==> run.sh <==
#!/bin/bash
# the make line also repeats each setting of config.mk as NAME=value (left out here)
make -C /OpenROAD-flow-scripts/flow DESIGN_CONFIG=/design/flow/config.mk WORK_HOME=/design/flow/orfs CLKGATE_MAP_FILE= finish
==> config.mk <==
export PLATFORM = sky130hd
export DESIGN_NAME = CORDICNCO
export DESIGN_NICKNAME = CORDICNCO
export VERILOG_FILES = /design/flow/design.v
export SDC_FILE = /design/flow/constraint.sdc
export NUM_CORES = 4
export LEC_CHECK = 0
export ABC_AREA = 1
export CAP_MARGIN = 5
export CORE_MARGIN = 2
export CORE_UTILIZATION = 72
export CTS_CLUSTER_DIAMETER = 355
export CTS_CLUSTER_SIZE = 15
export SETUP_SLACK_MARGIN = 0.73
export SLEW_MARGIN = 20
==> constraint.sdc <==
create_clock -name core_clock -period 3.24 [get_ports {clk_i}]
set_input_delay 0.6480 -clock core_clock [delete_from_list [all_inputs] [get_ports {clk_i}]]
set_output_delay 0.6480 -clock core_clock [all_outputs]
set_load 0.01 [all_outputs]
==> design.v <==
`timescale 1ns / 1ps
module CORDICROT
#(	parameter   ODAT_W	= 16,
	parameter   SHIFT		= 1)
(
	input	Clk_i,
	input	Rst_i,
	input	signed  [ODAT_W-1:0]	X_i,
	input	signed  [ODAT_W-1:0]	Y_i,
	input	Val_i,
	input	Sign_i,
	output	reg	signed	[ODAT_W-1:0]	X_o,
	output	reg	signed	[ODAT_W-1:0]	Y_o,
	output	reg	Val_o
);
    wire    [ODAT_W-1:0]    shiftedInX;
    wire    [ODAT_W-1:0]    shiftedInY;
    assign  shiftedInX    =   X_i >>> SHIFT;
    assign  shiftedInY    =   Y_i >>> SHIFT;
always @(posedge Clk_i) begin
    if (Rst_i) begin
        Val_o	<= 1'b0;
    end else if	(Val_i)	begin
        Val_o	<= Val_i;
    end	else	begin
		Val_o	<=	1'b0;
	end
end
always @(posedge Clk_i) begin
    if (Rst_i) begin
        X_o   <= {ODAT_W{1'b0}};
        Y_o   <= {ODAT_W{1'b0}};
    end else if (Val_i) begin
        if (Sign_i) begin
            X_o   <= X_i + shiftedInY;
            Y_o   <= Y_i - shiftedInX; 
        end else begin
            X_o   <= X_i - shiftedInY;
            Y_o   <= Y_i + shiftedInX;
        end
    end
end
endmodule
module CORDICNCO (
    clk_i,
    rst_i,
    val_i,
    phase_inc_i,
    cos_o,
    sin_o,
    val_o
    );
    parameter                   ODAT_W              = 16;
    parameter                   P_INC_W             = 16;
    parameter                   ITER_NUM            = 16;
    parameter                   EN_SIN_N            = 0;
    localparam  [P_INC_W-1:0]   ANGLE_270_DEGREE    = 3<<(P_INC_W-2);
    localparam  [P_INC_W-1:0]   ANGLE_180_DEGREE    = 1<<(P_INC_W-1);
    localparam  [P_INC_W-1:0]   ANGLE_90_DEGREE     = 1<<(P_INC_W-2);
    localparam [15:0] INIT_VALUE = 16'h4CCC;
    input                           clk_i;
    input                           rst_i;
    input                           val_i;
    input           [P_INC_W-1:0]   phase_inc_i;
    output  reg     [ODAT_W-1:0]    cos_o;
    output  reg     [ODAT_W-1:0]    sin_o;
    output  reg                     val_o;
    wire    [P_INC_W-1:0]           precompAngle[ODAT_W-1:0];
    wire    [ODAT_W-1:0]            x_pipe[ITER_NUM:0];
    wire    [ODAT_W-1:0]            y_pipe[ITER_NUM:0];
    wire    [ITER_NUM:0]            val_pipe;
    reg     [P_INC_W-1:0]           phase_diff_pipe[ITER_NUM-1:0];
    reg     [1:0]                   sc_sign_pipe[ITER_NUM-1:0];
    reg     [P_INC_W-1:0]           phase_accumulator;
    reg     [P_INC_W-1:0]           current_phase;
    reg     [1:0]                   sc_sign_prev;
    reg     [1:0]                   sc_sign;
    reg     [2:0]                   val_sr;
    genvar  g;
    integer i;
    assign  x_pipe[0]   = INIT_VALUE;
    assign  y_pipe[0]   = INIT_VALUE;
    assign  val_pipe[0] = val_sr[2];
always @(posedge clk_i or posedge rst_i) begin
    if (rst_i) begin
        phase_accumulator   <= {P_INC_W{1'b0}};
    end else if (val_i) begin
        phase_accumulator   <= phase_accumulator + phase_inc_i;
    end
end
assign precompAngle [0] = 16'd8190;   
assign precompAngle [1] = 16'd4834;    
assign precompAngle [2] = 16'd2554;    
assign precompAngle [3] = 16'd1296;    
assign precompAngle [4] = 16'd650;     
assign precompAngle [5] = 16'd325;     
assign precompAngle [6] = 16'd162;     
assign precompAngle [7] = 16'd81;     
assign precompAngle [8] = 16'd40;      
assign precompAngle [9] = 16'd20;      
assign precompAngle [10] = 16'd10;     
assign precompAngle [11] = 16'd5;      
assign precompAngle [12] = 16'd2;      
assign precompAngle [13] = 16'd1;      
assign precompAngle [14] = 16'd0;      
assign precompAngle [15] = 16'd0;      
always @(posedge clk_i or posedge rst_i) begin
    if (rst_i) begin
        current_phase   <= {P_INC_W{1'b0}};
        sc_sign         <= 2'b0;
    end else begin
        if (phase_accumulator > ANGLE_270_DEGREE) begin
            current_phase   <= {P_INC_W{1'b0}} - phase_accumulator;
            sc_sign         <= 2'b10;
        end else if (phase_accumulator > ANGLE_180_DEGREE) begin
            current_phase   <= phase_accumulator - ANGLE_180_DEGREE;
            sc_sign         <= 2'b11;
        end else if (phase_accumulator > ANGLE_90_DEGREE) begin
            current_phase   <= ANGLE_180_DEGREE - phase_accumulator;
            sc_sign         <= 2'b01;
        end else begin
            current_phase   <= phase_accumulator;
            sc_sign         <= 2'b00;
        end
    end
end
always @(posedge clk_i or posedge rst_i) begin
    if (rst_i) begin
        val_sr <= 3'b0;
    end else begin
        val_sr <= {val_sr[1:0], val_i};
    end
end
always @(posedge clk_i) begin
    phase_diff_pipe[0]  <= current_phase - precompAngle[0];
    sc_sign_pipe[0]     <= sc_sign;
    for(i=1; i<ITER_NUM; i=i+1) begin
        sc_sign_pipe[i] <= sc_sign_pipe[i-1];
        if (phase_diff_pipe[i-1][P_INC_W-1]) begin
            phase_diff_pipe[i] <= phase_diff_pipe[i-1] + precompAngle[i];
        end else begin
            phase_diff_pipe[i] <= phase_diff_pipe[i-1] - precompAngle[i];
        end
    end
end
generate
    for (g = 0; g < ITER_NUM; g = g + 1) begin : cordic_pipe
        CORDICROT #(
            .ODAT_W     (ODAT_W),
            .SHIFT      (g+1)
        ) cordic_rotation_inst (
            .Clk_i      (clk_i),
            .Rst_i      (rst_i),
            .X_i        (x_pipe[g]),
            .Y_i        (y_pipe[g]),
            .Val_i      (val_pipe[g]),
            .Sign_i     (phase_diff_pipe[g][P_INC_W-1]),
            .X_o        (x_pipe[g+1]),
            .Y_o        (y_pipe[g+1]),
            .Val_o      (val_pipe[g+1])
            );
    end
endgenerate
generate 
    if (EN_SIN_N) begin
        always @(posedge clk_i or posedge rst_i) begin
            if (rst_i) begin
                sin_o       <= {ODAT_W{1'b0}};
            end else begin
                if (sc_sign_prev[1]) begin
                    sin_o   <=  y_pipe[ITER_NUM];
                end else begin
                    sin_o   <= ~y_pipe[ITER_NUM] + {{(ODAT_W-1){1'b0}}, 1'b1};
                end
            end
        end
    end else begin
        always @(posedge clk_i or posedge rst_i) begin
            if (rst_i) begin
                sin_o       <= {ODAT_W{1'b0}};
            end else begin
                if (sc_sign_prev[1]) begin
                    sin_o   <= ~y_pipe[ITER_NUM] + {{(ODAT_W-1){1'b0}}, 1'b1};
                end else begin
                    sin_o   <=  y_pipe[ITER_NUM];
                end
            end
        end
    end
endgenerate
always @(posedge clk_i or posedge rst_i) begin
    if (rst_i) begin
        cos_o           <= {ODAT_W{1'b0}};
        sc_sign_prev    <= 2'b0;
        val_o           <= 1'b0;
    end else begin
        if (sc_sign_prev[0]) begin
            cos_o   <= ~x_pipe[ITER_NUM] + {{(ODAT_W-1){1'b0}}, 1'b1};
        end else begin
            cos_o   <= x_pipe[ITER_NUM];
        end
        sc_sign_prev    <= sc_sign_pipe[ITER_NUM-1];
        val_o           <= val_pipe[ITER_NUM];
    end
end
endmodule
==> impl_metrics.toml, run 1 <==
# implementation run metrics
[status]
status = "complete, but fails checks"
so.violations = "negative setup slack"

[setup_path]
r2r_cells = 17
crit_path_cell_trace = "inv_1 > ha_2 > nand2_1 > inv_2 > o21ai_1 > o21ai_0 > ha_1 > a21oi_2 > a21oi_2 > nor2_2 > o21ai_2 > nand2_1 > nand2_1 > nand2_1 > nand3_2 > nand2_1 > inv_1"
slowest_delay_ns = 0.49
cp_slowest_cell = "o21ai_1"
worstSetupStartpoint = "cordic_pipe[6].cordic_rotation_inst.X_o[8]$_SDFFE_PP0P_"
critPathCapture = "cordic_pipe[7].cordic_rotation_inst.Y_o[15]$_SDFFE_PP0P_"
crit_type = "reg -> reg"
cp.arrival_ns = 4.02
path_buffers = 3
r2r_setup_slack_ns = -0.20
cp.required_ns = 3.82
r2r-end = "cordic_pipe[7].cordic_rotation_inst.Y_o[15]$_SDFFE_PP0P_"
cp_top_family = "AND-OR/OR-AND gates"
end_kind = "flip-flop"
reg2reg_from = "cordic_pipe[6].cordic_rotation_inst.X_o[8]$_SDFFE_PP0P_"
path_max_fanout = 4
cpMostUsedCell = "nand2_1"
worstSetupPathDepth = 17
crit_path_start_kind = "flip-flop"

[clocking]
htree_levels = 2
cts_buffers = 60
clock-sinks = 814
clkTransAtPathRegs_ns = 0.08
cts_hold_buffers = 0
cts_tree = "yes"
clk_path_buf_depth = 3
clockRootBuffer = "clkbuf_16"
clock_latency_ns = 0.71

[synth]
ys_sh_mux_pct = 0
synth_top_cell_by_area = "dfxtp_1"
syn_avg_cell_area_um2 = 6.95
ys_area_mm2 = 0.0605
top_area_share_pct = 24.6
ys_sh_xor_pct = 8.12
syn_nets = 9462
edf_count = 0
yosysWarnings = 21
ys_ff = 814
ys_sh_adder_pct = 15.7
ys_top_cells_by_area = "dfxtp_1 25%, ha_1 14%, nand2_1 9.4%, inv_1 7.8%, xor2_1 6.6%"
yosysUniqueCellTypes = 54
ys_seq_share_pct = 27.5
ys_cells = 8708
synth_top_cell_by_count = "nand2_1"
common_cells = "1518 x nand2_1, 1255 x inv_1, 908 x nor2_1, 766 x a21oi_1, 742 x dfxtp_1"
ys.flop_type = "dfxtp_1"
netlist_instances = 8708
logic_family = "simple AND/OR/NAND/NOR gates"
simple_gate_share_pct = 22.4
synth.cell_area_mm2 = 0.0605
ys_sh_aoi_pct = 17.1
postSynth.asyncResetShare_pct = 8.85

[sta]
fin_skew_ns = 0.0531
fmax_mhz = 290
slew_headroom_pct = 23.6
drv_slew = 0
hold_viol = 0
finalSetupViolCount = 4
rsz0062_at_grt = "yes"
layout_min_cycle_time_ns = 3.44
finalWorstSetupSlack_ns = -0.204
fin_crit_sh_pct = 106
worstMarginPinSlew_ns = 1.14
hold_slack_ns = 0.314

[routing]
ant_nets = 0
routed_via_density = 6.38
first_pass_iters = 17
wirelength_um = 203000
via_count = 64300
drtIter0Drc = 7997
drc_errors = 0
wl_per_cell_um = 20.1

[placed_design]
portBuffers = 51
gp_congestion = 1.01
place_area_mm2 = 0.0623
post-dp-hpwl_um = 128000
dp.cells = 9738

[worst_hold_path]
whs_endpoint = "sc_sign_pipe[9][1]$_DFF_P_"
min_from = "sc_sign_pipe[8][1]$_DFF_P_"
hp-class = "reg -> reg"
min_path_cells = 0

[finish]
final_cells = 10100
flop_area_mm2 = 0.0168
nFillCells = 4914
nets = 9744
final_area_mm2 = 0.0711
comb_area_mm2 = 0.0431
area_delta_synth_final_pct = 17.6

[global_route]
grt_max_degree = 87
antenna_found_initial = 6
grt_overflow = 0
groute.usage.overall_pct = 40.3
grt_pass1_wl_um = 288000
grt_pass1_vias = 59100

[pwr]
swShare_pct = 47.3
worst_ir_drop_vdd_v = 0.000656
clk-power_w = 0.00722
p_comb_w = 0.0303
power_density_mw_per_mm2 = 718
power_frac_seq_pct = 26.6
p_switching_w = 0.0241
power_leader = "combinational logic"
combinationalPowerShare_pct = 59.3
leakage_nw = 37.1
power.internal_w = 0.0269
p_clk_share_pct = 14.1
p_seq_w = 0.0136

[floorplanning]
dieArea_mm2 = 0.0864
initial_core_util_pct = 72.5
io_pins = 52
dieHeight_um = 294
fp.dieW_um = 294
fp-row-count = 106
core_mm2 = 0.0834

[run]
maxCapViolCount = 0
openroad.warnings = 56
==> per-stage QoR <==
| step | total power (W) | util (%) | TNS (ns) | setup slack, ns |
|---|---|---|---|---|
| 3_5_place_dp | 0.0382 | 74.7 | 0 | 0.155 |
| 2_1_floorplan | 0.0320 | - | 0 | 0.725 |
| 4_1_cts | 0.0477 | 82.2 | 0 | 0.457 |
| 5_1_grt | 0.0540 | 85.3 | -0.561 | -0.210 |
| 6_report | 0.0511 | 85.3 | -0.491 | -0.204 |
| 3_3_place_gp | 0.0374 | 74.7 | 0 | 0.257 |
==> repair_timing <==
item,4_1_cts,5_1_grt
gates resized,947,488
setup endpoints to repair,283,315
pin swaps,317,267
cloned,1,0
buffers inserted,184,85
==> per-layer routing <==
metal / track usage (%) / routed length [µm]
met3: 5.44 / 20300
met2: 70.4 / 92600
met4: 26.6 / 18700
met1: 45.9 / 71100
met5: 0 / 40
==> layout make-up <==
cell class / count / area share, %
repair buffers: 402 / 4.73
flip-flops and latches: 814 / 23.7
diodes: 4 / 0.0141
clock buffers: 74 / 2.24
inverters: 1271 / 6.89
well taps: 1080 / 1.90
multi-input cells: 6441 / 60.5
clock inverters: 2 / 0.0457
==> run 2, diff against run 1 <==
Settings changed: ABC_AREA 1 to default, CAP_MARGIN 5 to 20, CORE_UTILIZATION 72 to 40, CTS_CLUSTER_DIAMETER 355 to default, CTS_CLUSTER_SIZE 15 to default, SETUP_SLACK_MARGIN 0.73 to default.
Clock period 3.24 ns to 2.14 ns, I/O delays scaled along.
==> run 2 against run 1 <==
- critical path depth shrank 5
- count of clock-buffer cells in the layout rose by 62
- clock power rose to 2.6 times the previous value
- clock skew decreased by 0.0084 ns
- the layout still fails its checks (negative setup slack)
- synthesized cell count is 24% lower
- critical endpoint is now cordic_pipe[7].cordic_rotation_inst.X_o[14]$_SDFFE_PP0P_
- sequential power grew 51%
- final cell count increased by 6.3%
- fmax is 4.7% lower
- combinational power increased by 63%
- non-clock buffer count rose by 1781
- power rose by 74%
- register-to-register slack worse by 1.3 ns
==> impl_metrics.toml, run 2 <==
# implementation run metrics
[synth]
syn_nets = 7409
synth_top_cell_by_area = "dfxtp_1"
ys.flop_type = "dfxtp_1"
ys_top_cells_by_area = "dfxtp_1 26%, ha_1 15%, xnor2_1 7.1%, nor2_1 4.9%, mux2i_1 4.8%"
ys_seq_share_pct = 29.1
edf_count = 0
synth_top_cell_by_count = "nor2_1"
ys_area_mm2 = 0.0572
common_cells = "749 x nor2_1, 742 x dfxtp_1, 693 x ha_1, 516 x a21oi_1, 462 x xnor2_1"
postSynth.asyncResetShare_pct = 8.85
simple_gate_share_pct = 14.8
yosysUniqueCellTypes = 92
syn_avg_cell_area_um2 = 8.59
ys_cells = 6655
netlist_instances = 6655
ys_sh_adder_pct = 16.6
ys_ff = 814
yosysWarnings = 21
top_area_share_pct = 26.0
ys_sh_xor_pct = 10.4
ys_sh_mux_pct = 5.47
logic_family = "AND-OR/OR-AND gates"
ys_sh_aoi_pct = 20.1
synth.cell_area_mm2 = 0.0572

[pwr]
clk-power_w = 0.0189
power_density_mw_per_mm2 = 1010
p_clk_share_pct = 21.3
p_switching_w = 0.0327
power_leader = "combinational logic"
p_comb_w = 0.0493
power.internal_w = 0.0561
swShare_pct = 36.8
p_seq_w = 0.0205
combinationalPowerShare_pct = 55.6
leakage_nw = 39.7
worst_ir_drop_vdd_v = 0.000839
power_frac_seq_pct = 23.1

[routing]
diodes = 0
drc_errors = 0
wirelength_um = 176000
wl_per_cell_um = 16.4
ant_nets = 0
via_count = 55500
routed_via_density = 5.17
drtIter0Drc = 2421
first_pass_iters = 7

[sta]
finalSetupViolCount = 457
fin_skew_ns = 0.0448
fmax_mhz = 277
hold_viol = 0
finalWorstSetupSlack_ns = -1.47
slew_headroom_pct = 34.3
drv_slew = 0
worstMarginPinSlew_ns = 0.975
fin_crit_sh_pct = 169
rsz0062_at_grt = "yes"
layout_min_cycle_time_ns = 3.61
setup_tns_ns = -189.01

[setup_path]
cpMostUsedCell = "or4_4"
crit_type = "reg -> reg"
path_buffers = 0
path_max_fanout = 4
reg2reg_from = "cordic_pipe[6].cordic_rotation_inst.Y_o[12]$_SDFFE_PP0P_"
r2r_setup_slack_ns = -1.47
end_kind = "flip-flop"
cp.arrival_ns = 4.22
slowest_delay_ns = 0.54
cp_slowest_cell = "or4_4"
crit_path_start_kind = "flip-flop"
worstSetupStartpoint = "cordic_pipe[6].cordic_rotation_inst.Y_o[12]$_SDFFE_PP0P_"
r2r_cells = 12
r2r-end = "cordic_pipe[7].cordic_rotation_inst.X_o[14]$_SDFFE_PP0P_"
crit_path_cell_trace = "or4_4 > or4_4 > ha_4 > mux2i_1 > ha_1 > a21oi_2 > o31ai_2 > a2111o_1 > and3_4 > or4_1 > a31oi_1 > nor2_1"
cp_top_family = "simple AND/OR/NAND/NOR gates"
critPathCapture = "cordic_pipe[7].cordic_rotation_inst.X_o[14]$_SDFFE_PP0P_"
worstSetupPathDepth = 12
cp.required_ns = 2.75

[placed_design]
gp_congestion = 0.863
portBuffers = 51
place_area_mm2 = 0.0766
post-dp-hpwl_um = 130000
dp_slack_ns = -1.55

[global_route]
grt_pass1_wl_um = 283000
grt_max_degree = 123
grt_overflow = 0
antenna_found_initial = 2
groute.usage.overall_pct = 23.2
grt_pass1_vias = 56200

[clocking]
htree_levels = 3
clk_path_buf_depth = 3
clock_latency_ns = 0.73
cts_tree = "yes"
clkTransAtPathRegs_ns = 0.06
clockRootBuffer = "clkbuf_16"
cts_buffers = 100
clock-sinks = 814

[finish]
area_delta_synth_final_pct = 53.4
utilization_pct = 61.9
nets = 9497
nFillCells = 11700
final_area_mm2 = 0.0877

[floorplanning]
core_mm2 = 0.142
fp-row-count = 138
dieArea_mm2 = 0.146
initial_core_util_pct = 40.3
io_pins = 52
dieHeight_um = 382
fp.dieW_um = 382

[status]
status = "complete, but fails checks"
so.violations = "negative setup slack"

[worst_hold_path]
whs_endpoint = "cordic_pipe[2].cordic_rotation_inst.Y_o[4]$_SDFFE_PP0P_"
min_from = "rst_i"
hp-class = "in -> reg"
min_path_cells = 3

[run]
openroad.warnings = 56
maxCapViolCount = 0
run 2: layout make-up:
| class | count | area, µm² | share of cell area, % |
|---|---|---|---|
| well taps | 1890 | 2360 | 2.70 |
| clock inverters | 53 | 805 | 0.917 |
| flip-flops and latches | 814 | 16900 | 19.3 |
| repair buffers | 2183 | 17500 | 19.9 |
| multi-input cells | 5315 | 45900 | 52.3 |
| clock buffers | 136 | 2930 | 3.34 |
| inverters | 329 | 1350 | 1.54 |
run 2: per-stage QoR:
step	total power, W	instances	hold slack (ns)
6_report	0.0888	10700	0.185
5_1_grt	0.0946	10700	0.179
4_1_cts	0.0872	10700	0.133
3_5_place_dp	0.0629	10300	0.313
3_3_place_gp	0.0621	10300	0.310
2_1_floorplan	0.0461	6655	0.310
run 2: timing repair:
item                                    in CTS  in global routing
gates resized                              711                295
pin swaps                                  591                386
hold buffers                                 0                  0
gates cloned                                 1                  0
endpoints found under the setup margin     466                497
buffers inserted                           242                 92
run 2: metal layers:
metal  vias up  part of all wire (%)  track usage [%]
met5         -                     0                0
met4         0                   2.6             6.35
met3       264                   2.7             2.29
met2       709                    50             41.7
met1     26500                    45             29.4
li1      28000                     -                -
==> run 3, diff against run 2 <==
Settings changed: ABC_AREA from default to 1, CORE_UTILIZATION 40 to 72, CTS_CLUSTER_SIZE from default to 72, PLACE_DENSITY_LB_ADDON from default to 0.28, SETUP_SLACK_MARGIN from default to 0.77.
Clock period 2.14 ns to 3.02 ns, I/O delays scaled along.
==> run 3 against run 2 <==
- the run now fails in global routing
- synthesized area increased by 5.8%
- die area decreased by 41%
- synthesized cell count is 31% higher
==> impl_metrics.toml, run 3 <==
# generated from flow reports
[status]
status = "stopped before the end"
haltStage = "global routing"
stop_error = "[ERROR GRT-0232] Routing congestion too high. Check the congestion heatmap in the GUI."

[synth]
logic_family = "simple AND/OR/NAND/NOR gates"
common_cells = "1518 x nand2_1, 1255 x inv_1, 908 x nor2_1, 766 x a21oi_1, 742 x dfxtp_1"
top_area_share_pct = 24.6
ys_sh_aoi_pct = 17.1
netlist_instances = 8708
ys_sh_mux_pct = 0
yosysWarnings = 21
simple_gate_share_pct = 22.4
ys_sh_adder_pct = 15.7
ys.flop_type = "dfxtp_1"
synth_top_cell_by_area = "dfxtp_1"
ys_sh_xor_pct = 8.12
ys_area_mm2 = 0.0605
yosysUniqueCellTypes = 54
ys_seq_share_pct = 27.5
ys_cells = 8708
syn_avg_cell_area_um2 = 6.95
synth.cell_area_mm2 = 0.0605
ys_top_cells_by_area = "dfxtp_1 25%, ha_1 14%, nand2_1 9.4%, inv_1 7.8%, xor2_1 6.6%"
synth_top_cell_by_count = "nand2_1"
ys_ff = 814
syn_nets = 9462
postSynth.asyncResetShare_pct = 8.85
edf_count = 0

[placed_design]
dp_slack_ns = 0.121
gp_congestion = 1.01
portBuffers = 51
post-dp-hpwl_um = 130000

[floorplanning]
core_mm2 = 0.0834
io_pins = 52
dieHeight_um = 294
fp.dieW_um = 294
initial_core_util_pct = 72.5
fp-row-count = 106
dieArea_mm2 = 0.0864

[clocking]
clock-sinks = 814
clk_path_buf_depth = 3
htree_levels = 3
clockRootBuffer = "clkbuf_16"
cts_buffers = 88

[global_route]
groute.usage.overall_pct = 76.3
grt_overflow = 214
[run 3: timing repair]
action | 4_1_cts
buffers inserted | 457
pin swaps | 703
hold buffers | 0
gates cloned | 3
setup endpoints to repair | 391
endpoints found under the hold margin | 0
gates resized | 1628
[run 3: routing by layer]
| layer | overflow | GRT usage, % |
|---|---|---|
| met2 | 98 | 93.6 |
| met3 | 13 | 61.3 |
| met4 | 93 | 77.7 |
| met5 | 4 | 35.3 |
| met1 | 6 | 74.4 |
[run 3: stage by stage]
step | cell area [µm²] | cells
CTS | 76800 | 10400
global placement | 63800 | 9769
floorplan | 61800 | 8708
detailed placement | 63800 | 9769
==> run 4, diff against run 3 <==
Settings changed: ABC_AREA 1 to 0, CAP_MARGIN 20 to 30, CELL_PAD_IN_SITES_GLOBAL_PLACEMENT from default to 3, CORE_ASPECT_RATIO from default to 0.8, CORE_MARGIN 2 to 5, CORE_UTILIZATION 72 to 40, CTS_CLUSTER_DIAMETER from default to 294, CTS_CLUSTER_SIZE 72 to default, GPL_TIMING_DRIVEN from default to 0, HOLD_SLACK_MARGIN from default to 0.18, PLACE_DENSITY_LB_ADDON 0.28 to default, SETUP_SLACK_MARGIN 0.77 to default.
Clock period 3.02 ns to 4.0 ns, I/O delays scaled along.
==> run 4 against run 3 <==
- now clean on timing, DRC and antenna
- die area is 74% higher
- synthesized area is 5.5% lower
- synthesized cell count is 24% lower
==> impl_metrics.toml, run 4 <==
# implementation run metrics
[global_route]
grt_overflow = 0
grt_max_degree = 42
grt_use_met2_pct = 36.6
met1_usage_pct = 35.6
grt_pass1_wl_um = 279000
grt-busiest-layer = "met2"
grt_pass1_vias = 45600
groute.usage.overall_pct = 23.6
use_met3_pct = 2.59
antenna_found_initial = 3

[setup_path]
cp_slowest_cell = "or4_1"
crit_path_start_kind = "flip-flop"
slowest_delay_ns = 0.55
reg2reg_from = "cordic_pipe[6].cordic_rotation_inst.Y_o[11]$_SDFFE_PP0P_"
cp.required_ns = 4.58
worstSetupStartpoint = "cordic_pipe[6].cordic_rotation_inst.Y_o[11]$_SDFFE_PP0P_"
path_buffers = 0
critPathCapture = "cordic_pipe[7].cordic_rotation_inst.X_o[14]$_SDFFE_PP0P_"
end_kind = "flip-flop"
cpMostUsedCell = "or4_1"
crit_path_cell_trace = "or4_1 > or4_4 > ha_1 > mux2i_4 > ha_4 > a21oi_2 > o31ai_2 > a2111o_1 > and3_1 > or4_1 > a31oi_1 > nor2_1"
r2r_cells = 12
worstSetupPathDepth = 12
r2r-end = "cordic_pipe[7].cordic_rotation_inst.X_o[14]$_SDFFE_PP0P_"
path_max_fanout = 7
r2r_setup_slack_ns = 0.12
cp.arrival_ns = 4.45
crit_type = "reg -> reg"
cp_top_family = "simple AND/OR/NAND/NOR gates"

[clocking]
cts_buffers = 94
clk_path_buf_depth = 3
clock_latency_ns = 0.71
htree_levels = 3
cts_tree = "yes"
clkTransAtPathRegs_ns = 0.06
clockRootBuffer = "clkbuf_16"
clock-sinks = 814

[synth]
ys_seq_share_pct = 29.1
yosysWarnings = 21
logic_family = "AND-OR/OR-AND gates"
netlist_instances = 6655
edf_count = 0
common_cells = "749 x nor2_1, 742 x dfxtp_1, 693 x ha_1, 516 x a21oi_1, 462 x xnor2_1"
ys_sh_mux_pct = 5.47
syn_nets = 7409
ys_sh_xor_pct = 10.4
ys_area_mm2 = 0.0572
syn_avg_cell_area_um2 = 8.59
synth_top_cell_by_count = "nor2_1"
synth.cell_area_mm2 = 0.0572
ys_cells = 6655
ys_sh_adder_pct = 16.6
ys.flop_type = "dfxtp_1"
yosysUniqueCellTypes = 92
ys_sh_aoi_pct = 20.1
ys_ff = 814
synth_top_cell_by_area = "dfxtp_1"
ys_top_cells_by_area = "dfxtp_1 26%, ha_1 15%, xnor2_1 7.1%, nor2_1 4.9%, mux2i_1 4.8%"
top_area_share_pct = 26.0
simple_gate_share_pct = 14.8
postSynth.asyncResetShare_pct = 8.85

[routing]
ant_nets = 0
wl_per_cell_um = 20.6
wirelength_um = 181000
drtIter0Drc = 2953
first_pass_iters = 6
via_count = 47500
routed_via_density = 5.41
drc_errors = 0

[sta]
setup_tns_ns = 0
layout_min_cycle_time_ns = 3.88
worstMarginPinSlew_ns = 1.08
hold_slack_ns = 0.319
slew_headroom_pct = 27.1
fin_crit_sh_pct = 96.9
hold_viol = 0
fmax_mhz = 258
finalSetupViolCount = 0
fin_skew_ns = 0.0260
drv_slew = 0

[placed_design]
portBuffers = 50
place_area_mm2 = 0.0603
gp_congestion = 0.836
post-dp-hpwl_um = 144000

[pwr]
power_frac_seq_pct = 29.8
combinationalPowerShare_pct = 44.6
swShare_pct = 38.8
power.internal_w = 0.0227
clk-power_w = 0.00950
worst_ir_drop_vdd_v = 0.000386
leakage_nw = 27.7
power_density_mw_per_mm2 = 580
p_switching_w = 0.0144
p_clk_share_pct = 25.6
finalPower_w = 0.0371
power_leader = "combinational logic"
p_seq_w = 0.0111
p_comb_w = 0.0165

[status]
status = "complete, no violations"

[floorplanning]
dieHeight_um = 348
fp-row-count = 124
fp.dieW_um = 433
dieArea_mm2 = 0.151
initial_core_util_pct = 40.1
io_pins = 52
core_mm2 = 0.142

[run]
openroad.warnings = 53
maxCapViolCount = 0

[worst_hold_path]
min_path_cells = 0
hp-class = "reg -> reg"
whs_endpoint = "phase_diff_pipe[3][2]$_DFF_P_"
min_from = "phase_diff_pipe[2][2]$_DFF_P_"

[finish]
nets = 7573
utilization_pct = 44.9
area_delta_synth_final_pct = 11.9
nFillCells = 14300
final_area_mm2 = 0.0640
run 4: final cells by class:
cell class | instances | area (µm²) | share of cell area, %
multi-input combinational | 5315 | 38700 | 60.5
antenna | 2 | 5.00 | 0.00782
inverter | 329 | 1240 | 1.95
clock buffer | 124 | 2700 | 4.22
buffer | 196 | 830 | 1.30
clock inverter | 45 | 659 | 1.03
timing repair buffer | 69 | 811 | 1.27
tap | 1890 | 2360 | 3.70
sequential | 814 | 16700 | 26.0
run 4: layer usage:
layer,vias to the layer above,share of wire [%]
met1,22500,52
li1,24200,-
met2,710,43
met3,157,3.2
met4,0,1.6
met5,-,0
run 4: repair_timing:
| action | in CTS | in global routing |
|---|---|---|
| resized | 34 | 55 |
| hold buffers | 0 | 0 |
| pin swaps | 1 | 3 |
| setup endpoints to repair | 68 | 50 |
| setup buffers | 3 | 2 |
run 4: metrics by stage:
stage,worst slack (ns),cells
finish,0.123,8784
global route,-0.0121,8782
CTS,0.00180,8780
detailed placement,-1.41,8608
global placement,-3.25,8595
floorplan,0.317,6655
==> run 5, diff against run 4 <==
Settings changed: ABC_AREA 0 to default, CAP_MARGIN 30 to 20, CELL_PAD_IN_SITES_GLOBAL_PLACEMENT 3 to default, CORE_ASPECT_RATIO 0.8 to default, CORE_MARGIN 5 to 2, CORE_UTILIZATION 40 to 70, CTS_CLUSTER_DIAMETER 294 to 27, CTS_CLUSTER_SIZE from default to 58, GPL_TIMING_DRIVEN 0 to default, HOLD_SLACK_MARGIN 0.18 to -0.05, PLACE_DENSITY from default to 0.95, SETUP_SLACK_MARGIN from default to -0.29, TNS_END_PERCENT from default to 5.
Clock period 4.0 ns to 3.91 ns, I/O delays scaled along.
==> run 5 against run 4 <==
- highest routed layer unchanged
- die area down 44%
- critical endpoint is now phase_diff_pipe[12][15]$_DFF_P_
- power up 20%
- flip-flop count unchanged
- worst hold slack worse by 0.057 ns
- now fails the layout checks on negative setup slack
- via count up 11%
- non-clock buffer count down 131
- largest power group unchanged
- global-route usage up 14 points
- count of clock-buffer cells in the layout up 112
- critical path depth down 1
- clock skew up 0.011 ns
- critical path type unchanged
- sequential power about the same
- synthesized area unchanged
==> impl_metrics.toml, run 5 <==
# implementation run metrics
[setup_path]
crit_type = "reg -> reg"
r2r-end = "phase_diff_pipe[12][15]$_DFF_P_"
cp.arrival_ns = 4.52
worstSetupPathDepth = 11
r2r_cells = 11
cp.required_ns = 4.49
worstSetupStartpoint = "phase_diff_pipe[11][15]$_DFF_P_"
slowest_delay_ns = 0.74
cpMostUsedCell = "a21oi_1"
critPathCapture = "phase_diff_pipe[12][15]$_DFF_P_"
cp_top_family = "AND-OR/OR-AND gates"
path_buffers = 2
path_max_fanout = 17
end_kind = "flip-flop"
reg2reg_from = "phase_diff_pipe[11][15]$_DFF_P_"
cp_slowest_cell = "a31oi_1"
r2r_setup_slack_ns = -0.03
crit_path_start_kind = "flip-flop"
crit_path_cell_trace = "inv_1 > buf_4 > fa_1 > a21o_1 > a21oi_1 > o21bai_1 > a21oi_1 > o21bai_1 > a41oi_1 > a21oi_1 > a31oi_1"

[routing]
wirelength_um = 165000
drtIter0Drc = 5654
diodes = 0
first_pass_iters = 7
wl_per_cell_um = 20.6
drc_errors = 0
ant_nets = 0
via_count = 52900
routed_via_density = 6.61

[sta]
finalSetupViolCount = 1
slew_headroom_pct = 26.8
setup_tns_ns = -0.0267
drv_slew = 0
fmax_mhz = 254
layout_min_cycle_time_ns = 3.94
hold_slack_ns = 0.262
worstMarginPinSlew_ns = 1.10
finalWorstSetupSlack_ns = -0.0267
fin_crit_sh_pct = 101
hold_viol = 0
fin_skew_ns = 0.0366

[floorplanning]
initial_core_util_pct = 70.9
core_mm2 = 0.0807
dieArea_mm2 = 0.0840
fp.dieW_um = 290
io_pins = 52
fp-row-count = 104
dieHeight_um = 290

[synth]
synth_top_cell_by_count = "nor2_1"
ys_ff = 814
syn_nets = 7409
ys.flop_type = "dfxtp_1"
yosysUniqueCellTypes = 92
logic_family = "AND-OR/OR-AND gates"
yosysWarnings = 21
postSynth.asyncResetShare_pct = 8.85
ys_sh_adder_pct = 16.6
syn_avg_cell_area_um2 = 8.59
ys_seq_share_pct = 29.1
ys_sh_xor_pct = 10.4
edf_count = 0
netlist_instances = 6655
ys_sh_aoi_pct = 20.1
synth.cell_area_mm2 = 0.0572
ys_area_mm2 = 0.0572
ys_cells = 6655
ys_top_cells_by_area = "dfxtp_1 26%, ha_1 15%, xnor2_1 7.1%, nor2_1 4.9%, mux2i_1 4.8%"
simple_gate_share_pct = 14.8
ys_sh_mux_pct = 5.47
common_cells = "749 x nor2_1, 742 x dfxtp_1, 693 x ha_1, 516 x a21oi_1, 462 x xnor2_1"
synth_top_cell_by_area = "dfxtp_1"
top_area_share_pct = 26.0

[pwr]
power_density_mw_per_mm2 = 681
p_comb_w = 0.0171
p_clk_share_pct = 36.3
clk-power_w = 0.0162
p_switching_w = 0.0165
power.internal_w = 0.0282
worst_ir_drop_vdd_v = 0.000598
power_frac_seq_pct = 25.4
swShare_pct = 36.8
leakage_nw = 29.2
p_seq_w = 0.0114
combinationalPowerShare_pct = 38.3
finalPower_w = 0.0447
power_leader = "combinational logic"

[clocking]
cts_buffers = 185
cts_hold_buffers = 0
clock-sinks = 814
htree_levels = 4
cts.repair.resized = 0
clock_latency_ns = 0.79
clk_path_buf_depth = 3
cts_tree = "yes"
clkTransAtPathRegs_ns = 0.05
post_cts_buffers = 0
clockRootBuffer = "clkbuf_16"

[worst_hold_path]
hp-class = "in -> async"

[global_route]
grt_pass1_vias = 53300
grt_max_degree = 130
grt_overflow = 0
antenna_found_initial = 0
groute.usage.overall_pct = 37.8
grt_pass1_wl_um = 266000

[finish]
area_delta_synth_final_pct = 14.7
nets = 7533
nFillCells = 4355
final_cells = 7998

[run]
openroad.warnings = 53
maxCapViolCount = 0

[placed_design]
dp_slack_ns = 0.115
dp.cells = 7652
portBuffers = 51
gp_congestion = 0.942
post-dp-hpwl_um = 106000

[status]
status = "complete, but fails checks"
so.violations = "negative setup slack"
==> run 5: final cells by class <==
cell class	count	area, µm²	area share [%]
Clock inverter	110	1470	2.24
Timing Repair Buffer	134	1190	1.81
Multi-Input combinational cell	5315	38500	58.8
Inverter	329	1240	1.89
Clock buffer	236	5150	7.86
Sequential cell	814	16700	25.4
Tap cell	1060	1330	2.02
==> run 5: through the flow <==
stage | utilization [%] | cell area [µm²]
2_1_floorplan | - | 57200
3_3_place_gp | 73.1 | 59000
3_5_place_dp | 73.1 | 59000
4_1_cts | 81.3 | 65600
5_1_grt | 81.3 | 65600
6_report | 81.3 | 65600
==> run 5: metal layers <==
metal | wire (µm) | vias to the layer above | track usage (%) | share of wire, %
li1 | - | 24200 | - | -
met1 | 62300 | 24800 | 44.0 | 38
met2 | 77500 | 3059 | 64.1 | 47
met3 | 14100 | 877 | 7.44 | 8.6
met4 | 10800 | 0 | 23.6 | 6.5
met5 | 0 | - | 0 | 0
==> run 6, diff against run 5 <==
Settings changed: ABC_AREA from default to 0, CAP_MARGIN 20 to 0, CELL_PAD_IN_SITES_DETAIL_PLACEMENT from default to 1, CELL_PAD_IN_SITES_GLOBAL_PLACEMENT from default to 0, CORE_ASPECT_RATIO from default to 0.67, CORE_MARGIN 2 to 4, CORE_UTILIZATION 70 to 51, CTS_CLUSTER_DIAMETER 27 to 63, CTS_CLUSTER_SIZE 58 to 31, GPL_ROUTABILITY_DRIVEN from default to 0, GPL_TIMING_DRIVEN from default to 0, HOLD_SLACK_MARGIN -0.05 to -0.08, MAX_ROUTING_LAYER from default to met4, MIN_ROUTING_LAYER from default to met2, PLACE_DENSITY 0.95 to default, PLACE_DENSITY_LB_ADDON from default to 0.05, SETUP_SLACK_MARGIN -0.29 to 0.84, SLEW_MARGIN 20 to 5, TNS_END_PERCENT 5 to 90.
Clock period 3.91 ns to 4.67 ns, I/O delays scaled along.
==> run 6 against run 5 <==
- die area rose by 40%
- synthesized cell count did not move
- synthesized area did not move
- the run now fails in global routing
==> impl_metrics.toml, run 6 <==
# generated from flow reports
[global_route]
grt_overflow = 183
groute.usage.overall_pct = 61.0

[synth]
logic_family = "AND-OR/OR-AND gates"
ys_sh_aoi_pct = 20.1
ys_sh_mux_pct = 5.47
netlist_instances = 6655
postSynth.asyncResetShare_pct = 8.85
ys_ff = 814
syn_avg_cell_area_um2 = 8.59
yosysUniqueCellTypes = 92
syn_nets = 7409
ys_cells = 6655
ys_top_cells_by_area = "dfxtp_1 26%, ha_1 15%, xnor2_1 7.1%, nor2_1 4.9%, mux2i_1 4.8%"
simple_gate_share_pct = 14.8
synth.cell_area_mm2 = 0.0572
ys_area_mm2 = 0.0572
yosysWarnings = 21
synth_top_cell_by_count = "nor2_1"
common_cells = "749 x nor2_1, 742 x dfxtp_1, 693 x ha_1, 516 x a21oi_1, 462 x xnor2_1"
ys.flop_type = "dfxtp_1"
synth_top_cell_by_area = "dfxtp_1"
ys_seq_share_pct = 29.1
top_area_share_pct = 26.0
ys_sh_xor_pct = 10.4
edf_count = 0
ys_sh_adder_pct = 16.6

[clocking]
clk_path_buf_depth = 3
cts_buffers = 56
htree_levels = 2
clockRootBuffer = "clkbuf_16"
cts_hold_buffers = 0
clock-sinks = 814

[placed_design]
post-dp-hpwl_um = 147000
portBuffers = 50

[floorplanning]
core_mm2 = 0.111
dieHeight_um = 282
io_pins = 52
dieArea_mm2 = 0.118
fp-row-count = 100
initial_core_util_pct = 51.5
fp.dieW_um = 417

[status]
stop_error = "[ERROR GRT-0116] Global routing finished with congestion. Check the congestion regions in the DRC Viewer."
haltStage = "global routing"
status = "stopped before the end"
-- run 6: metrics by stage --
stage                     area, µm²  worst slack (ns)  std cells  hold slack [ns]  power, W
after global placement        59500            -0.725       8184            0.310    0.0232
after floorplan               57200             0.987       6655            0.310    0.0199
after detailed placement      59600            -0.330       8185            0.313    0.0238
after CTS                     62000             0.854       8300            0.328    0.0299
-- run 6: repair_timing --
action,in CTS
endpoints found under the setup margin,148
gates resized,79
setup buffers,8
gates cloned,1
pin swaps,4
-- run 6: routing by layer --
metal | GRT usage (%) | GRT overflow
met5 | - | -
met4 | 23.7 | 0
met3 | 77.2 | 183
met2 | 65.9 | 0
met1 | - | -
==> run 7, diff against run 6 <==
Settings changed: ABC_AREA 0 to 1, CAP_MARGIN 0 to 10, CELL_PAD_IN_SITES_DETAIL_PLACEMENT 1 to default, CORE_ASPECT_RATIO 0.67 to default, CORE_MARGIN 4 to 2, CORE_UTILIZATION 51 to 72, CTS_CLUSTER_DIAMETER 63 to 358, CTS_CLUSTER_SIZE 31 to 77, GPL_ROUTABILITY_DRIVEN 0 to 1, GPL_TIMING_DRIVEN 0 to default, HOLD_SLACK_MARGIN -0.08 to default, MIN_ROUTING_LAYER met2 to default, PLACE_DENSITY_LB_ADDON 0.05 to default, SETUP_SLACK_MARGIN 0.84 to default, SLEW_MARGIN 5 to 30, TNS_END_PERCENT 90 to 85.
Clock period 4.67 ns to 2.4 ns, I/O delays scaled along.
==> run 7 against run 6 <==
- synthesized cell count is 31% higher
- die area is 27% lower
- synthesized area is 5.8% higher
- the run again fails in global routing
==> impl_metrics.toml, run 7 <==
# generated from flow reports
[status]
status = "stopped before the end"
haltStage = "global routing"
stop_error = "[ERROR GRT-0116] Global routing finished with congestion. Check the congestion regions in the DRC Viewer."

[synth]
yosysWarnings = 21
ys_ff = 814
syn_avg_cell_area_um2 = 6.95
postSynth.asyncResetShare_pct = 8.85
simple_gate_share_pct = 22.4
yosysUniqueCellTypes = 54
synth.cell_area_mm2 = 0.0605
ys_sh_adder_pct = 15.7
edf_count = 0
ys_top_cells_by_area = "dfxtp_1 25%, ha_1 14%, nand2_1 9.4%, inv_1 7.8%, xor2_1 6.6%"
ys_sh_aoi_pct = 17.1
ys_seq_share_pct = 27.5
top_area_share_pct = 24.6
ys_cells = 8708
ys_sh_mux_pct = 0
synth_top_cell_by_area = "dfxtp_1"
ys_area_mm2 = 0.0605
ys.flop_type = "dfxtp_1"
netlist_instances = 8708
common_cells = "1518 x nand2_1, 1255 x inv_1, 908 x nor2_1, 766 x a21oi_1, 742 x dfxtp_1"
ys_sh_xor_pct = 8.12
synth_top_cell_by_count = "nand2_1"
logic_family = "simple AND/OR/NAND/NOR gates"
syn_nets = 9462

[placed_design]
place_area_mm2 = 0.0703
gp_congestion = 1.03
portBuffers = 51
dp.cells = 10800
post-dp-hpwl_um = 139000

[clocking]
clk_path_buf_depth = 3
cts_buffers = 14
clock-sinks = 814
htree_levels = 1
clockRootBuffer = "clkbuf_16"

[floorplanning]
dieArea_mm2 = 0.0864
initial_core_util_pct = 72.5
fp.dieW_um = 294
core_mm2 = 0.0834
io_pins = 52
fp-row-count = 106
dieHeight_um = 294

[global_route]
grt_overflow = 44
groute.usage.overall_pct = 64.5
run 7: through the flow:
stage / hold slack [ns] / TNS [ns] / util (%) / setup slack, ns
2_1_floorplan: 0.310 / -0.641 / - / -0.0607
3_3_place_gp: 0.310 / -33.62 / 84.2 / -0.345
3_5_place_dp: 0.313 / -50.54 / 84.2 / -0.597
4_1_cts: 0.322 / -15.14 / 92.7 / -0.333
run 7: routing by layer:
| layer | global-route usage [%] | overflow |
|---|---|---|
| met2 | 88.3 | 11 |
| met3 | 37.7 | 10 |
| met4 | 61.1 | 23 |
| met1 | 63.1 | 0 |
| met5 | - | - |
run 7: what timing repair did:
action	4_1_cts
cloned	1
pin swaps	546
hold buffers	1
resized	1373
buffers inserted	170
setup endpoints to repair	254
hold endpoints to repair	2
==> run 8, diff against run 7 <==
Settings changed: ABC_AREA 1 to default, CAP_MARGIN 10 to 5, CELL_PAD_IN_SITES_GLOBAL_PLACEMENT 0 to default, CTS_CLUSTER_DIAMETER 358 to 53, CTS_CLUSTER_SIZE 77 to 15, GPL_ROUTABILITY_DRIVEN 1 to default, MAX_ROUTING_LAYER met4 to default, SETUP_SLACK_MARGIN from default to 0.94, SLEW_MARGIN 30 to 20, TNS_END_PERCENT 85 to default.
Clock period 2.4 ns to 3.24 ns, I/O delays scaled along.
==> run 8 against run 7 <==
- the layout now fails its checks (max-capacitance violations, max-slew violations, negative setup slack)
- synthesized cell count shrank 24%
- synthesized area decreased by 5.5%
- die area shrank 5.4%
==> impl_metrics.toml, run 8 <==
# implementation run metrics
[synth]
yosysWarnings = 21
synth.cell_area_mm2 = 0.0572
synth_top_cell_by_area = "dfxtp_1"
ys_sh_adder_pct = 16.6
ys_sh_aoi_pct = 20.1
ys_sh_mux_pct = 5.47
ys_cells = 6655
common_cells = "749 x nor2_1, 742 x dfxtp_1, 693 x ha_1, 516 x a21oi_1, 462 x xnor2_1"
synth_top_cell_by_count = "nor2_1"
postSynth.asyncResetShare_pct = 8.85
yosysUniqueCellTypes = 92
netlist_instances = 6655
logic_family = "AND-OR/OR-AND gates"
simple_gate_share_pct = 14.8
syn_nets = 7409
ys_area_mm2 = 0.0572
syn_avg_cell_area_um2 = 8.59
edf_count = 0
ys_sh_xor_pct = 10.4
ys_seq_share_pct = 29.1
ys_top_cells_by_area = "dfxtp_1 26%, ha_1 15%, xnor2_1 7.1%, nor2_1 4.9%, mux2i_1 4.8%"
ys_ff = 814
ys.flop_type = "dfxtp_1"
top_area_share_pct = 26.0

[setup_path]
cp.required_ns = 3.82
end_kind = "flip-flop"
r2r-end = "cordic_pipe[9].cordic_rotation_inst.Y_o[12]$_SDFFE_PP0P_"
cp.arrival_ns = 4.76
slowest_delay_ns = 1.17
crit_type = "reg -> reg"
path_max_fanout = 4
crit_path_cell_trace = "inv_2 > ha_4 > buf_4 > nor2_1 > xnor2_1 > ha_1 > a21o_1 > a21oi_2 > o21ai_1 > nand2_1 > o21ai_2 > buf_4 > nor3_1 > a41oi_1 > a41oi_1"
crit_path_start_kind = "flip-flop"
r2r_setup_slack_ns = -0.93
worstSetupPathDepth = 15
cp_slowest_cell = "xnor2_1"
worstSetupStartpoint = "cordic_pipe[8].cordic_rotation_inst.X_o[10]$_SDFFE_PP0P_"
cp_top_family = "XOR/XNOR gates"
critPathCapture = "cordic_pipe[9].cordic_rotation_inst.Y_o[12]$_SDFFE_PP0P_"
reg2reg_from = "cordic_pipe[8].cordic_rotation_inst.X_o[10]$_SDFFE_PP0P_"
r2r_cells = 15
path_buffers = 3

[pwr]
p_clk_share_pct = 21.9
p_switching_w = 0.0206
power_leader = "combinational logic"
power_frac_seq_pct = 27.5
p_seq_w = 0.0137
leakage_nw = 30.7
p_comb_w = 0.0253
power.internal_w = 0.0294
clk-power_w = 0.0109
combinationalPowerShare_pct = 50.6
swShare_pct = 41.1
finalPower_w = 0.0500
power_density_mw_per_mm2 = 703
worst_ir_drop_vdd_v = 0.00100

[placed_design]
post-dp-hpwl_um = 109000
portBuffers = 51
gp_congestion = 0.944
dp_slack_ns = -0.407

[floorplanning]
initial_core_util_pct = 72.6
dieHeight_um = 286
core_mm2 = 0.0787
fp-row-count = 103
dieArea_mm2 = 0.0817
fp.dieW_um = 286
io_pins = 52

[sta]
rsz0062_at_grt = "yes"
layout_min_cycle_time_ns = 4.17
setup_tns_ns = -15.50
drv_slew = 4
finalWorstSetupSlack_ns = -0.933
fmax_mhz = 240
slew_headroom_pct = -9.15
fin_skew_ns = 0.0377
fin_crit_sh_pct = 129
hold_viol = 0
finalSetupViolCount = 46
worstMarginPinSlew_ns = 1.63

[finish]
utilization_pct = 90.3
nets = 7885
comb_area_mm2 = 0.0434
flop_area_mm2 = 0.0169
area_delta_synth_final_pct = 24.3
nFillCells = 3355

[clocking]
cts_tree = "yes"
clk_path_buf_depth = 3
cts_buffers = 90
clock_latency_ns = 0.70
clock-sinks = 814
htree_levels = 3
clkTransAtPathRegs_ns = 0.08
clockRootBuffer = "clkbuf_16"
cts_hold_buffers = 0

[routing]
routed_via_density = 6.87
drtIter0Drc = 6167
ant_nets = 0
first_pass_iters = 9
wl_met1_um = 70200
wirelength_um = 199000
wl_met2_um = 91800
dr_wl_met3_um = 19500
highest_layer = "met5"
wl_per_cell_um = 24.1
via_count = 56700
drc_errors = 0

[global_route]
groute.usage.overall_pct = 39.0
grt_pass1_vias = 52000
grt_pass1_wl_um = 263000
grt_max_degree = 82
antenna_found_initial = 11
grt_overflow = 0

[run]
openroad.warnings = 56
maxCapViolCount = 2

[status]
so.violations = "max-capacitance violations, max-slew violations, negative setup slack"
status = "complete, but fails checks"

[worst_hold_path]
hp-class = "in -> async"
[run 8: layout make-up]
cell class | count | area share, %
tap | 1050 | 1.85
timing repair buffer | 581 | 7.07
clock buffer | 106 | 3.31
clock inverter | 60 | 1.08
multi-input combinational | 5315 | 61.0
antenna | 3 | 0.0106
sequential | 814 | 23.8
inverter | 329 | 1.90
[run 8: per-layer routing]
layer | track usage [%] | vias up
li1 | - | 24800
met1 | 45.3 | 26600
met2 | 69.4 | 3718
met3 | 6.09 | 1523
met4 | 19.6 | 12
met5 | 0 | -
[run 8: per-stage QoR]
step,hold slack [ns],area (µm²),cells
floorplan,0.310,58800,6655
global placement,0.310,61300,7772
detailed placement,0.312,61300,7772
CTS,0.189,68200,8144
global route,0.248,71100,8255
finish,0.253,71100,8258
[run 8: what timing repair did]
item / 4_1_cts / 5_1_grt
resized: 439 / 424
gates cloned: 3 / 1
pin swaps: 354 / 328
endpoints found under the setup margin: 428 / 469
setup buffers: 203 / 110
hold endpoints to repair: 0 / 0
==> run 9, diff against run 8 <==
Settings changed: ABC_AREA from default to 1, CAP_MARGIN 5 to 15, CELL_PAD_IN_SITES_GLOBAL_PLACEMENT from default to 0, CTS_CLUSTER_DIAMETER 53 to 60, CTS_CLUSTER_SIZE 15 to 19, GPL_ROUTABILITY_DRIVEN from default to 1, MAX_ROUTING_LAYER from default to met4, SETUP_SLACK_MARGIN 0.94 to -0.25, SLEW_MARGIN 20 to 15, TNS_END_PERCENT from default to 85.
Clock period 3.24 ns to 2.5 ns, I/O delays scaled along.
==> run 9 against run 8 <==
- still fails the layout checks on max-capacitance violations, max-slew violations, negative setup slack
- first-iteration DRC count grew 60%
- register-to-register slack lost 0.48 ns
- clock skew shrank 0.0030 ns
- combinational power grew 71%
==> impl_metrics.toml, run 9 <==
# implementation run metrics
[status]
status = "complete, but fails checks"
so.violations = "max-capacitance violations, max-slew violations, negative setup slack"

[synth]
ys.flop_type = "dfxtp_1"
ys_seq_share_pct = 27.5
simple_gate_share_pct = 22.4
ys_sh_mux_pct = 0
ys_sh_xor_pct = 8.12
ys_ff = 814
ys_sh_adder_pct = 15.7
synth.cell_area_mm2 = 0.0605
ys_sh_aoi_pct = 17.1
syn_avg_cell_area_um2 = 6.95
ys_area_mm2 = 0.0605
logic_family = "simple AND/OR/NAND/NOR gates"
edf_count = 0
syn_nets = 9462
top_area_share_pct = 24.6
synth_top_cell_by_count = "nand2_1"
ys_top_cells_by_area = "dfxtp_1 25%, ha_1 14%, nand2_1 9.4%, inv_1 7.8%, xor2_1 6.6%"
postSynth.asyncResetShare_pct = 8.85
synth_top_cell_by_area = "dfxtp_1"
common_cells = "1518 x nand2_1, 1255 x inv_1, 908 x nor2_1, 766 x a21oi_1, 742 x dfxtp_1"
yosysUniqueCellTypes = 54
yosysWarnings = 21
netlist_instances = 8708
ys_cells = 8708

[setup_path]
slowest_delay_ns = 1.36
end_kind = "flip-flop"
reg2reg_from = "phase_diff_pipe[4][15]$_DFF_P_"
cp_slowest_cell = "o21ai_0"
path_buffers = 3
r2r_cells = 15
crit_path_start_kind = "flip-flop"
path_max_fanout = 10
worstSetupStartpoint = "phase_diff_pipe[4][15]$_DFF_P_"
crit_type = "reg -> reg"
cp_top_family = "AND-OR/OR-AND gates"
r2r_setup_slack_ns = -1.42
cp.required_ns = 3.11
r2r-end = "cordic_pipe[4].cordic_rotation_inst.X_o[11]$_SDFFE_PP0P_"
critPathCapture = "cordic_pipe[4].cordic_rotation_inst.X_o[11]$_SDFFE_PP0P_"
cp.arrival_ns = 4.53
crit_path_cell_trace = "inv_1 > o21ai_0 > ha_1 > nand3_1 > nand2_1 > inv_1 > nor2_1 > nor2_1 > o21bai_4 > nand2_2 > nand2_1 > nand2_1 > nand3_2 > nand2_2 > inv_1"
worstSetupPathDepth = 15

[clocking]
clock_latency_ns = 0.71
cts_buffers = 72
cts_hold_buffers = 0
htree_levels = 3
cts_tree = "yes"
clock-sinks = 814
clockRootBuffer = "clkbuf_16"
clk_path_buf_depth = 3
clkTransAtPathRegs_ns = 0.08

[sta]
layout_min_cycle_time_ns = 3.92
slew_headroom_pct = -15.1
hold_viol = 0
setup_tns_ns = -74.10
worstMarginPinSlew_ns = 1.71
rsz0062_at_grt = "yes"
finalSetupViolCount = 254
fmax_mhz = 255
fin_crit_sh_pct = 157
fin_skew_ns = 0.0347
drv_slew = 6
finalWorstSetupSlack_ns = -1.42

[worst_hold_path]
min_path_cells = 2
whs_endpoint = "cordic_pipe[11].cordic_rotation_inst.Val_o$_SDFF_PP0_"
hp-class = "in -> reg"
min_from = "rst_i"

[routing]
drc_errors = 0
wirelength_um = 227000
routed_via_density = 6.45
first_pass_iters = 9
ant_nets = 0
wl_per_cell_um = 20.9
drtIter0Drc = 9880
via_count = 69800

[pwr]
p_clk_share_pct = 17.2
worst_ir_drop_vdd_v = 0.00120
combinationalPowerShare_pct = 58.8
swShare_pct = 46.8
clk-power_w = 0.0127
p_comb_w = 0.0433
power.internal_w = 0.0392
power_frac_seq_pct = 24.1
p_seq_w = 0.0177
p_switching_w = 0.0345
leakage_nw = 40.6
power_density_mw_per_mm2 = 972
power_leader = "combinational logic"

[finish]
nFillCells = 3738
nets = 10400
area_delta_synth_final_pct = 25.3
final_cells = 10800

[floorplanning]
initial_core_util_pct = 72.5
core_mm2 = 0.0834
fp-row-count = 106
dieArea_mm2 = 0.0864
fp.dieW_um = 294
io_pins = 52
dieHeight_um = 294

[run]
maxCapViolCount = 2
openroad.warnings = 56

[placed_design]
portBuffers = 51
post-dp-hpwl_um = 136000
gp_congestion = 1.03
dp.cells = 10600

[global_route]
antenna_found_initial = 11
groute.usage.overall_pct = 42.2
grt_pass1_vias = 61300
grt_overflow = 0
grt_max_degree = 84
grt_pass1_wl_um = 294000
==> run 9: repair_timing <==
| action | CTS | global route |
|---|---|---|
| resized | 92 | 923 |
| pin swaps | 21 | 317 |
| setup buffers | 2 | 66 |
| gates cloned | 0 | 0 |
| endpoints found under the setup margin | 95 | 211 |
==> run 9: metal layers <==
| metal | GRT usage [%] | share of wire, % | wire, µm | up-vias |
|---|---|---|---|---|
| li1 | - | - | - | 30500 |
| met4 | 26.6 | 10 | 23800 | 0 |
| met1 | 46.2 | 34 | 76300 | 31400 |
| met5 | - | 0 | 0 | - |
| met3 | 6.42 | 11 | 25400 | 2306 |
| met2 | 72.0 | 45 | 101000 | 5548 |
==> run 9: per-stage QoR <==
stage	utilization, %	setup slack (ns)	power (W)	area, µm²	hold WS, ns
after floorplan	-	-0.351	0.0414	60500	0.310
after CTS	86.2	-0.376	0.0669	71900	0.267
after global placement	82.7	-0.417	0.0523	69000	0.310
after global routing	90.8	-1.46	0.0771	75800	0.277
after detailed placement	82.7	-0.431	0.0538	69000	0.313
final	90.9	-1.42	0.0737	75800	0.255
==> run 9: area by class of cell <==
| type | count | area, µm² | area share, % |
|---|---|---|---|
| sequential | 814 | 16700 | 22.1 |
| clock inverter | 49 | 722 | 0.952 |
| antenna | 17 | 42.5 | 0.0561 |
| inverter | 1271 | 4810 | 6.34 |
| tap | 1080 | 1350 | 1.78 |
| clock buffer | 83 | 1880 | 2.49 |
| multi-input combinational | 6441 | 42000 | 55.4 |
| timing repair buffer | 1064 | 8300 | 10.9 |
==> run 10, diff against run 9 <==
Settings changed: ABC_AREA 1 to default, CAP_MARGIN 15 to 20, CELL_PAD_IN_SITES_GLOBAL_PLACEMENT 0 to default, CTS_CLUSTER_DIAMETER 60 to 190, CTS_CLUSTER_SIZE 19 to 97, GPL_ROUTABILITY_DRIVEN 1 to default, MAX_ROUTING_LAYER met4 to default, SETUP_SLACK_MARGIN -0.25 to default, SLEW_MARGIN 15 to 20, TNS_END_PERCENT 85 to default.
Clock period 2.5 ns to 2.73 ns, I/O delays scaled along.
==> run 10 against run 9 <==
- the flow now stops in global routing
- synthesized cell count shrank 24%
- die area shrank 5.4%
- synthesized area shrank 5.5%
==> impl_metrics.toml, run 10 <==
# generated from flow reports
[synth]
ys_sh_adder_pct = 16.6
netlist_instances = 6655
yosysWarnings = 21
postSynth.asyncResetShare_pct = 8.85
common_cells = "749 x nor2_1, 742 x dfxtp_1, 693 x ha_1, 516 x a21oi_1, 462 x xnor2_1"
synth_top_cell_by_count = "nor2_1"
edf_count = 0
synth_top_cell_by_area = "dfxtp_1"
synth.cell_area_mm2 = 0.0572
ys_sh_aoi_pct = 20.1
ys_seq_share_pct = 29.1
ys.flop_type = "dfxtp_1"
syn_nets = 7409
ys_cells = 6655
ys_top_cells_by_area = "dfxtp_1 26%, ha_1 15%, xnor2_1 7.1%, nor2_1 4.9%, mux2i_1 4.8%"
logic_family = "AND-OR/OR-AND gates"
ys_sh_xor_pct = 10.4
ys_sh_mux_pct = 5.47
ys_area_mm2 = 0.0572
top_area_share_pct = 26.0
yosysUniqueCellTypes = 92
syn_avg_cell_area_um2 = 8.59
ys_ff = 814
simple_gate_share_pct = 14.8

[floorplanning]
fp-row-count = 103
io_pins = 52
core_mm2 = 0.0787
dieArea_mm2 = 0.0817
fp.dieW_um = 286
initial_core_util_pct = 72.6
dieHeight_um = 286

[status]
stop_error = "[ERROR GRT-0232] Routing congestion too high. Check the congestion heatmap in the GUI."
status = "stopped before the end"
haltStage = "global routing"

[global_route]
grt_overflow = 5712
groute.usage.overall_pct = 100

[clocking]
cts_buffers = 13
clk_path_buf_depth = 3
cts_hold_buffers = 0
clock-sinks = 814
htree_levels = 1
clockRootBuffer = "clkbuf_16"

[placed_design]
portBuffers = 51
place_area_mm2 = 0.0673
gp_congestion = 0.979
dp.cells = 8618
post-dp-hpwl_um = 125000
run 10: routing by layer:
metal	global-route usage, %	GRT overflow
met5	58.0	10
met3	79.7	142
met1	91.0	88
met2	125	4208
met4	113	1264
run 10: what timing repair did:
item                                    in CTS
gates resized                              623
endpoints found under the setup margin     237
gates cloned                                 0
setup buffers                              125
pin swaps                                  463
endpoints found under the hold margin        0
run 10: stage by stage:
stage	power [W]	setup TNS, ns	setup WS, ns
after floorplan	0.0346	-5.88	-0.842
after global placement	0.0424	-25.04	-0.939
after detailed placement	0.0439	-38.52	-0.982
after CTS	0.0506	-20.75	-0.907
==> run 11, diff against run 10 <==
Settings changed: ABC_AREA from default to 1, CTS_CLUSTER_DIAMETER 190 to 344, PLACE_DENSITY from default to 0.41, SETUP_SLACK_MARGIN from default to -0.21, TNS_END_PERCENT from default to 5.
Clock period 2.73 ns to 2.12 ns, I/O delays scaled along.
==> run 11 against run 10 <==
- the run again fails in global routing
- synthesized cell count increased by 31%
- die area increased by 5.7%
- synthesized area increased by 5.8%
==> impl_metrics.toml, run 11 <==
# generated from flow reports
[status]
status = "stopped before the end"
haltStage = "global routing"
stop_error = "[ERROR GRT-0232] Routing congestion too high. Check the congestion heatmap in the GUI."

[placed_design]
dp_slack_ns = -0.801
gp_congestion = 1.04
portBuffers = 51
post-dp-hpwl_um = 147000
dp.cells = 11200

[floorplanning]
core_mm2 = 0.0834
fp-row-count = 106
dieArea_mm2 = 0.0864
dieHeight_um = 294
initial_core_util_pct = 72.5
fp.dieW_um = 294
io_pins = 52

[clocking]
htree_levels = 1
clockRootBuffer = "clkbuf_16"
cts_buffers = 12
clk_path_buf_depth = 3
clock-sinks = 814

[synth]
yosysUniqueCellTypes = 54
simple_gate_share_pct = 22.4
ys_seq_share_pct = 27.5
ys_sh_aoi_pct = 17.1
edf_count = 0
ys_ff = 814
ys_sh_mux_pct = 0
synth.cell_area_mm2 = 0.0605
ys_sh_xor_pct = 8.12
yosysWarnings = 21
synth_top_cell_by_count = "nand2_1"
ys_cells = 8708
logic_family = "simple AND/OR/NAND/NOR gates"
ys_sh_adder_pct = 15.7
postSynth.asyncResetShare_pct = 8.85
ys_area_mm2 = 0.0605
common_cells = "1518 x nand2_1, 1255 x inv_1, 908 x nor2_1, 766 x a21oi_1, 742 x dfxtp_1"
syn_nets = 9462
ys.flop_type = "dfxtp_1"
top_area_share_pct = 24.6
synth_top_cell_by_area = "dfxtp_1"
ys_top_cells_by_area = "dfxtp_1 25%, ha_1 14%, nand2_1 9.4%, inv_1 7.8%, xor2_1 6.6%"
netlist_instances = 8708
syn_avg_cell_area_um2 = 6.95

[global_route]
grt_overflow = 318
groute.usage.overall_pct = 72.0
-- run 11: through the flow --
step	power [W]	hold WS, ns	area, µm²
2_1_floorplan	0.0489	0.310	60500
3_3_place_gp	0.0655	0.310	73700
3_5_place_dp	0.0680	0.313	73700
4_1_cts	0.0754	0.00962	76000
-- run 11: layer usage --
metal  global-route usage, %  GRT overflow
met3                    52.1            15
met2                    92.5           172
met5                    22.1             1
met1                    72.2             3
met4                    70.9           127
-- run 11: repair_timing --
action	4_1_cts
buffers inserted	17
hold buffers	0
cloned	0
resized	537
pin swaps	115
endpoints found under the setup margin	298
Power figures rest on the tool's default switching activity, not on a simulated workload.
